== fjord ==
## rv32i_core
module rv32i_core(clk,rst,imem_data,dmem_rdata,  
                  imem_addr,dmem_addr,dmem_wdata,dmem_we,dmem_size  
                  );
export LEC_CHECK = 0
export CAP_MARGIN = 20
export CORE_MARGIN = 2
export CORE_UTILIZATION = 66
export SLEW_MARGIN = 30
create_clock -name core_clock -period 5.78 [get_ports {clk}]
run.sh (not shown) runs the stock make flow with config.mk's settings and CLKGATE_MAP_FILE=.
fjord did not run to completion, as it errored out during global routing (5_1_grt).
What garnet does differently from fjord at the input level:
Settings: SLEW_MARGIN: 30 -> 20; CORE_UTILIZATION: 66 -> 70; CTS_CLUSTER_SIZE: unset -> 41; CAP_MARGIN: 20 -> 5; the clock period (ns, I/O delays scaled along): 5.78 -> 5.64.
Findings:
garnet never completed, since it errored out during global routing (5_1_grt). Taking fjord as the reference, in garnet number of gates given a new drive strength after cts now larger; post-CTS setup-driven buffer insertion count now larger; gate count after technology mapping comparable; number of buffers added by the clock tree synthesis step now smaller. Final RePlAce weighted congestion is higher on garnet. On number of placed instances with taps included, fjord and garnet are basically level. Diff fjord -> garnet | half-perimeter wire length of the detailed placement result | increase of about 6.6%. garnet — height of the die 9.9 microns lower, fjord as reference. Where setup slack after placement is concerned, fjord is better than garnet. Width of the die (garnet vs. fjord) decreases by a few percent. On garnet: core region area is about 5% lower than what fjord gave.

---

Starting RTL as in the previous note.
Settings: LEC_CHECK=0, CAP_MARGIN=20, CORE_MARGIN=2, CORE_UTILIZATION=58, CTS_CLUSTER_SIZE=21, SLEW_MARGIN=20; clock period 4.36 ns.
The baseline finished with negative setup slack left.
Change:
- CAP_MARGIN: 20 -> 0
- CORE_MARGIN: 2 -> 3
- CORE_UTILIZATION: 58 -> 65
- CTS_CLUSTER_SIZE: 21 -> 35
- GPL_TIMING_DRIVEN: not set -> 1
- MAX_ROUTING_LAYER: not set -> met5
- MIN_ROUTING_LAYER: not set -> met1
- PLACE_DENSITY: not set -> 0.6
- SETUP_SLACK_MARGIN: not set -> -0.33
What happened: The new run did not get past 5_1_grt. Area after synthesis stays the same. Synthesized cell count stays the same. Die size falls by roughly a tenth.
Change:
- CAP_MARGIN: 0 -> 20
- CORE_MARGIN: 3 -> 2
- CORE_UTILIZATION: 65 -> 68
- CTS_CLUSTER_SIZE: 35 -> 41
- GPL_TIMING_DRIVEN: 1 -> not set
- MAX_ROUTING_LAYER: met5 -> not set
- MIN_ROUTING_LAYER: met1 -> not set
- PLACE_DENSITY: 0.6 -> not set
- SETUP_SLACK_MARGIN: -0.33 -> 1.61
- clock period: 4.36 -> 5.6 ns (I/O delays scaled with it)
The changed run stopped in 4_1_cts, error DPL-0033; synthesized cell count stays the same; die area is lower by a few percent; area after synthesis stays the same.
Change:
- CTS_CLUSTER_SIZE: 41 -> not set
- SETUP_SLACK_MARGIN: 1.61 -> -0.27
- clock period: 5.6 -> 4.96 ns (I/O delays scaled with it)
Effect: The changed run failed in 5_1_grt; die size stays the same; synthesized cell count is unchanged; synthesized area is unchanged.

---

## rev 12
rv32i_core again, from the RTL that the note above started with.
Design rv32i_core, start of the top module:
module rv32i_core(clk,rst,imem_data,dmem_rdata,  
                  imem_addr,dmem_addr,dmem_wdata,dmem_we,dmem_size  
                  );
    input         clk,rst;
    input  [31:0] imem_data;
    input  [31:0] dmem_rdata;
    output [31:0] imem_addr;
    output [31:0] dmem_addr;
    output [31:0] dmem_wdata;
    output        dmem_we;
    output [1:0]  dmem_size;
    wire        StallF,StallD,StallE,StallM,FlushD,FlushE,FlushW;
    wire [1:0]  ForwardAE,ForwardBE;
    wire        PCSrcE;
    wire [31:0] instrD,PCD,PCPlus4D;
    wire        RegWriteE,MemWriteE,JumpE,BranchE,ALUSrcE;
    wire [1:0]  ResultSrcE, MemSizeE;
    wire [3:0]  ALUCtrlE;
    wire [4:0]  Rs1E,Rs2E,RdE;
    wire [31:0] RD1E,RD2E,PCE,ExtImmE,PCPlus4E;
    wire        RegWriteM,MemWriteM,IsPerM;
    wire [1:0]  ResultSrcM, MemSizeM;
    wire [4:0]  RdM;
    wire [31:0] ALUResultM,WriteDataM,PCPlus4M,PCTargetE;
    wire        RegWriteW;
    wire [1:0]  ResultSrcW;
    wire [4:0]  RdW;
    wire [31:0] ALUResultW,ReadDataW,PCPlus4W;
    wire [31:0] ResultW;
    hazard_unit Hazard_Unit (
                             .Rs1D(instrD[19:15]),
                             .Rs2D(instrD[24:20]),
                             .Rs1E(Rs1E),
                             .Rs2E(Rs2E),
                             .RdE(RdE),
                             .PCSrcE(PCSrcE),
                             .ResultSrcE0(ResultSrcE[0]),
                             .RdM(RdM),
                             .RegWriteM(RegWriteM),
                             .RdW(RdW),
  ...
==> flow/config.mk <==
export PLATFORM = sky130hd
export DESIGN_NAME = rv32i_core
export DESIGN_NICKNAME = rv32i_core
export VERILOG_FILES = /design/flow/design.v
export SDC_FILE = /design/flow/constraint.sdc
export NUM_CORES = 4
export LEC_CHECK = 0
export ABC_AREA = 1
export CAP_MARGIN = 20
export CORE_MARGIN = 2
export CORE_UTILIZATION = 69
export CTS_CLUSTER_DIAMETER = 354
export CTS_CLUSTER_SIZE = 21
export HOLD_SLACK_MARGIN = 0.29
export PLACE_DENSITY_LB_ADDON = 0.04
export SETUP_SLACK_MARGIN = 1.26
export SLEW_MARGIN = 20
==> flow/constraint.sdc <==
create_clock -name core_clock -period 4.36 [get_ports {clk}]
set_input_delay 0.8720 -clock core_clock [delete_from_list [all_inputs] [get_ports {clk}]]
set_output_delay 0.8720 -clock core_clock [all_outputs]
set_load 0.01 [all_outputs]
Rev 12 got as far as global routing, where a tool error ended the run.
The inputs of rev 13 differ from those of rev 12 as listed below.
Settings: CTS_CLUSTER_DIAMETER removed (was 354); CTS_CLUSTER_SIZE removed (was 21); CAP_MARGIN changed from 20 to 0; PLACE_DENSITY_LB_ADDON changed from 0.04 to 0.06; GPL_TIMING_DRIVEN newly set to 1; SETUP_SLACK_MARGIN changed from 1.26 to -0.33; MAX_ROUTING_LAYER newly set to met5; CORE_MARGIN changed from 2 to 3; CORE_UTILIZATION changed from 69 to 58; ABC_AREA removed (was 1); MIN_ROUTING_LAYER newly set to met1; HOLD_SLACK_MARGIN removed (was 0.29).
==> comparison <==
- In rev 13 the implementation ran to completion but is not tape-out ready, as the final checks report negative setup slack.
- Summary of rev 13 over rev 12: setup slack after placement shrank by 0.60 ns; post-synthesis share of cell area spent on and, or, nand and nor gates shrank by 13 points; cell area after synthesis shrank by 1.8%; die width grew by 29 um; area of the synthesized netlist per yosys stat shrank by about 1.8%.
- Looking only at die boundary height, and setting everything else aside, the lower value of rev 12 and rev 13 goes to rev 12.
- Overall die area, rev 12 and rev 13, lower one = rev 12.
- Lower synthesized area per cell among rev 12 and rev 13: rev 12
- Final RePlAce weighted congestion: rev 13 vs rev 12 down 2.3%
- Rev 13 vs rev 12: deepest level of the CTS H-tree up in rev 13
- Note that the synthesized cell count recorded for rev 12 amounts to 1.6 times the value seen in rev 13.

---

v24:
Starting RTL as in the previous note.
==> flow/config.mk <==
export PLATFORM = sky130hd
export DESIGN_NAME = rv32i_core
export DESIGN_NICKNAME = rv32i_core
export VERILOG_FILES = /design/flow/design.v
export SDC_FILE = /design/flow/constraint.sdc
export NUM_CORES = 4
export LEC_CHECK = 0
export CAP_MARGIN = 0
export CORE_MARGIN = 3
export CORE_UTILIZATION = 65
export CTS_CLUSTER_SIZE = 35
export GPL_TIMING_DRIVEN = 1
export MAX_ROUTING_LAYER = met5
export MIN_ROUTING_LAYER = met1
export PLACE_DENSITY = 0.61
export SETUP_SLACK_MARGIN = -0.33
export SLEW_MARGIN = 20
==> flow/constraint.sdc <==
create_clock -name core_clock -period 4.36 [get_ports {clk}]
set_input_delay 0.8720 -clock core_clock [delete_from_list [all_inputs] [get_ports {clk}]]
set_output_delay 0.8720 -clock core_clock [all_outputs]
set_load 0.01 [all_outputs]
Stage in which a tool error killed v24: global routing (5_1_grt).
[inputs] v57 vs v24
- MIN_ROUTING_LAYER no longer set, was met1
- MAX_ROUTING_LAYER no longer set, was met5
- CORE_UTILIZATION now 40, was 65
- CAP_MARGIN now 20, was 0
- CORE_MARGIN now 2, was 3
- SETUP_SLACK_MARGIN no longer set, was -0.33
- CTS_CLUSTER_SIZE no longer set, was 35
- GPL_TIMING_DRIVEN no longer set, was 1
- PLACE_DENSITY no longer set, was 0.61
- the clock period (ns, I/O delays scaled along) now 7.86, was 4.36
Results
Looking at the reports, v57 completed the entire flow and the layout it produced met the timing, DRC and antenna checks. Compared with v24, row count in v57 increased by more than a quarter. In v57 the post-placement setup slack turned out 2.92 ns higher than in v24. Chip area was lower in v24 than in v57. Reported for v24 and v57, fraction of the yosys area taken by sequential cells turned out identical to the last digit. Comparing v24 against v57, there is no change at all in post-synthesis sequential element count.
#### Input delta (v31 over v57)
- swapping 40 for 66 in CORE_UTILIZATION
- swapping 20 for 5 in CAP_MARGIN
- swapping 20 for 30 in SLEW_MARGIN
- putting CTS_CLUSTER_SIZE at 35 where nothing was set
- swapping 7.86 for 5.78 in the clock period (ns, I/O delays scaled along)
[summary]
Number of buffers inserted by hold repair at cts came out exactly the same in v57 and v31. Per the comparison of v31 with v57, number of placement rows has decreased, chip area has decreased, buffers inserted during post-CTS setup optimization increased by 44 relative to the old numbers. For v31, the flow was terminated by a tool error in global routing (5_1_grt) and produced no final design. In summary, v57 completed successfully, with a layout that passed the timing, DRC and antenna checks. v31 vs. v57: area fraction in mux cells comparable, die span in y shows a reduction of 22%, routability congestion estimate from global placement increased by about 7% relative to the old numbers, area inside the core boundary went down by 40%. Die width delta for v31 relative to v57: about 22% lower.
#### Input delta (v40 over v31)
- CORE_UTILIZATION now 68, was 66
- SETUP_SLACK_MARGIN now 1.31, previously not set
- CTS_CLUSTER_SIZE now 41, was 35
- SLEW_MARGIN now 20, was 30
- CAP_MARGIN now 20, was 5
- the clock period (ns, I/O delays scaled along) now 5.58, was 5.78
## What came out
- global routing (5_1_grt): v40 exited with error
- The total clock buffers created by CTS number comes out lower for v40 vs v31.
- Comparing v31 against v40, there is no change at all in synthesized area.
- Cell count after placement (higher): v40
- v40 vs v31 on post-placement setup slack: v40 is the lower one.
- Floorplan check, v40 vs v31: die outline smaller in v40
- Against v31, row count in v40 fell slightly.

---

## try-onyx
rv32i_core again, from the RTL that the note above started with.
==> flow/design.v (excerpt) <==
module rv32i_core(clk,rst,imem_data,dmem_rdata,  
                  imem_addr,dmem_addr,dmem_wdata,dmem_we,dmem_size  
                  );
clock: 12.3 ns
lec_check: 0
abc_area: 1
cap_margin: 20
cell_pad_in_sites_detail_placement: 2
core_margin: 2
core_utilization: 52
cts_cluster_diameter: 183
gpl_routability_driven: 0
gpl_timing_driven: 0
min_routing_layer: met2
slew_margin: 5
try-onyx never completed; the flow aborted with a tool error in detailed placement.
Setup changes, try-onyx to try-zinc
Settings: removing MIN_ROUTING_LAYER (formerly met2); removing ABC_AREA (formerly 1); removing GPL_TIMING_DRIVEN (formerly 0); changing SLEW_MARGIN from 5 to 20; setting SETUP_SLACK_MARGIN to 0.88 for the first time; removing CTS_CLUSTER_DIAMETER (formerly 183); removing GPL_ROUTABILITY_DRIVEN (formerly 0); removing CELL_PAD_IN_SITES_DETAIL_PLACEMENT (formerly 2); changing CORE_UTILIZATION from 52 to 72; setting CTS_CLUSTER_SIZE to 25 for the first time; changing the clock period (ns, I/O delays scaled along) from 12.3 to 6.17.
### Flow results
- try-zinc got as far as global routing, where a tool error ended the run.
- Max netlist area before placement across try-zinc and try-onyx: try-onyx
- Compared with try-onyx, in try-zinc part of the Yosys area used for sequential elements saw an increase, post-synth area from yosys stat saw a decrease.
The following lists how try-ember was set up differently from try-zinc:
Settings: a deleted SETUP_SLACK_MARGIN that had been 0.88; a change of CORE_UTILIZATION from 72 to 67; a change of CTS_CLUSTER_SIZE from 25 to 36; a change of SLEW_MARGIN from 20 to 35; a change of the clock period (ns, I/O delays scaled along) from 6.17 to 5.74.
- try-ember did not finish; a tool error ended it in global routing.
- Per the comparison of try-ember with try-zinc, cell count listed in synth_stat.txt held steady; die height increased by 3.6% relative to the old numbers; width of the chip grew by 3.6%; routability congestion estimate up 0.023.
- Multiplexer fraction of the synthesized cell area came out exactly the same in try-ember and try-zinc.
- Relative to try-zinc, try-ember degrades placeable core region.
- try-ember and try-zinc ended up with nearly the same worst-case clock buffer depth.
- try-ember vs try-zinc — total die size climbed by a little under 10%
- Of try-ember and try-zinc, it is try-ember that has the higher number of cells in the design after placement.
- Comparing try-ember and try-zinc, the lower buffers inserted during post-CTS setup optimization was measured on try-ember.
- Standard cell area after detailed placement in try-ember is 1900 um2 higher than in try-zinc

---

## run A
Starting RTL as in the previous note.
==> flow/design.v (excerpt) <==
module rv32i_core(clk,rst,imem_data,dmem_rdata,  
                  imem_addr,dmem_addr,dmem_wdata,dmem_we,dmem_size  
                  );
clock: 12.3 ns
lec_check: 0
abc_area: 1
cap_margin: 20
cell_pad_in_sites_detail_placement: 1
core_margin: 2
core_utilization: 40
cts_cluster_diameter: 183
gpl_routability_driven: 0
min_routing_layer: met2
slew_margin: 5
global routing: run A exited with error
Edits applied to the flow inputs when going from run A to run B:
- CORE_UTILIZATION changed from 40 to 66
- CTS_CLUSTER_SIZE newly set to 41
- SLEW_MARGIN changed from 5 to 20
- CELL_PAD_IN_SITES_DETAIL_PLACEMENT removed (was 1)
- ABC_AREA removed (was 1)
- MIN_ROUTING_LAYER removed (was met2)
- SETUP_SLACK_MARGIN newly set to 1.43
- CTS_CLUSTER_DIAMETER removed (was 183)
- GPL_ROUTABILITY_DRIVEN removed (was 0)
- the clock period (ns, I/O delays scaled along) changed from 12.3 to 5.71
--- outcome ---
- Run B failed in global routing with GRT-0232.
- Re chip area in the Yosys report: run B is 1.8% down on run A.
- Per the comparison of run B with run A, number of gates resized after cts now sits higher; number of hold-repair buffers added at the cts stage saw little to no change; die extent in x fell 23%; worst setup timing slack at the placement stage shows a reduction of 3.71 ns; sequential-to-total area share from yosys stat saw an increase.
- Synthesized-area fraction occupied by and/or/nand/nor cells on run B is down relative to run A.
- | synthesized cell count | higher: run A |
- In run B, the total placed cells including tap cells came out 3858 below the value in run A.
Changes in run C relative to run B:
- clearing SETUP_SLACK_MARGIN, which used to be 1.43
- swapping 2 for 10 in CORE_MARGIN
- putting MAX_ROUTING_LAYER at met4 where nothing was set
- swapping 66 for 40 in CORE_UTILIZATION
- clearing CTS_CLUSTER_SIZE, which used to be 41
- putting PLACE_DENSITY_LB_ADDON at 0.29 where nothing was set
- swapping 5.71 for 8.5 in the clock period (ns, I/O delays scaled along)
### Flow results
[compare] base=run B new=run C: quantity of gates resized following cts saw a decrease, buffers inserted during post-CTS setup optimization saw a decrease, width of the chip saw an increase, post-placement worst setup slack saw an increase, global placer's final weighted congestion saw a decrease. The chip area of run C was inferior to that of run B. Run C completed every stage of the flow, and the final layout passed the timing, DRC and antenna checks.

---

rv32i_core again, from the RTL that the note above started with.
Settings: LEC_CHECK=0, CAP_MARGIN=20, CORE_MARGIN=2, CORE_UTILIZATION=72, CTS_CLUSTER_SIZE=37, HOLD_SLACK_MARGIN=0.29, SETUP_SLACK_MARGIN=1.83, SLEW_MARGIN=20; clock period 6.3 ns.
The starting point aborted during global routing (5_1_grt) (GRT-0116).
Then changed:
CAP_MARGIN = 35   (was 20)
CORE_UTILIZATION = 66   (was 72)
HOLD_SLACK_MARGIN = default   (was 0.29)
SETUP_SLACK_MARGIN = default   (was 1.83)
SLEW_MARGIN = 30   (was 20)
clock period = 5.78 ns   (was 6.3 ns; I/O delays follow)
The changed run died in global routing (5_1_grt) with GRT-0232.
Area after synthesis stays the same.
Die area is higher by about 9%.
Synthesized cell count does not change.
Then changed:
CAP_MARGIN = 30   (was 35)
CORE_UTILIZATION = 72   (was 66)
HOLD_SLACK_MARGIN = 0.29   (was default)
SETUP_SLACK_MARGIN = -0.48   (was default)
SLEW_MARGIN = 20   (was 30)
clock period = 6.3 ns   (was 5.78 ns; I/O delays follow)
After rerunning:
- The changed run stopped in global routing (5_1_grt) with GRT-0116
- die area goes down by 8.2%
- synthesized cell count is unchanged
- area after synthesis does not change
Then changed:
ABC_AREA = 1   (was default)
CAP_MARGIN = 20   (was 30)
CORE_UTILIZATION = 58   (was 72)
CTS_CLUSTER_DIAMETER = 354   (was default)
CTS_CLUSTER_SIZE = 21   (was 37)
SETUP_SLACK_MARGIN = default   (was -0.48)
clock period = 4.36 ns   (was 6.3 ns; I/O delays follow)
After rerunning: With this change the flow produced a layout that fails on negative setup slack. Synthesized cell count came out higher by 64%. Area after synthesis grows by 1.8%. Die area rose by 26%.
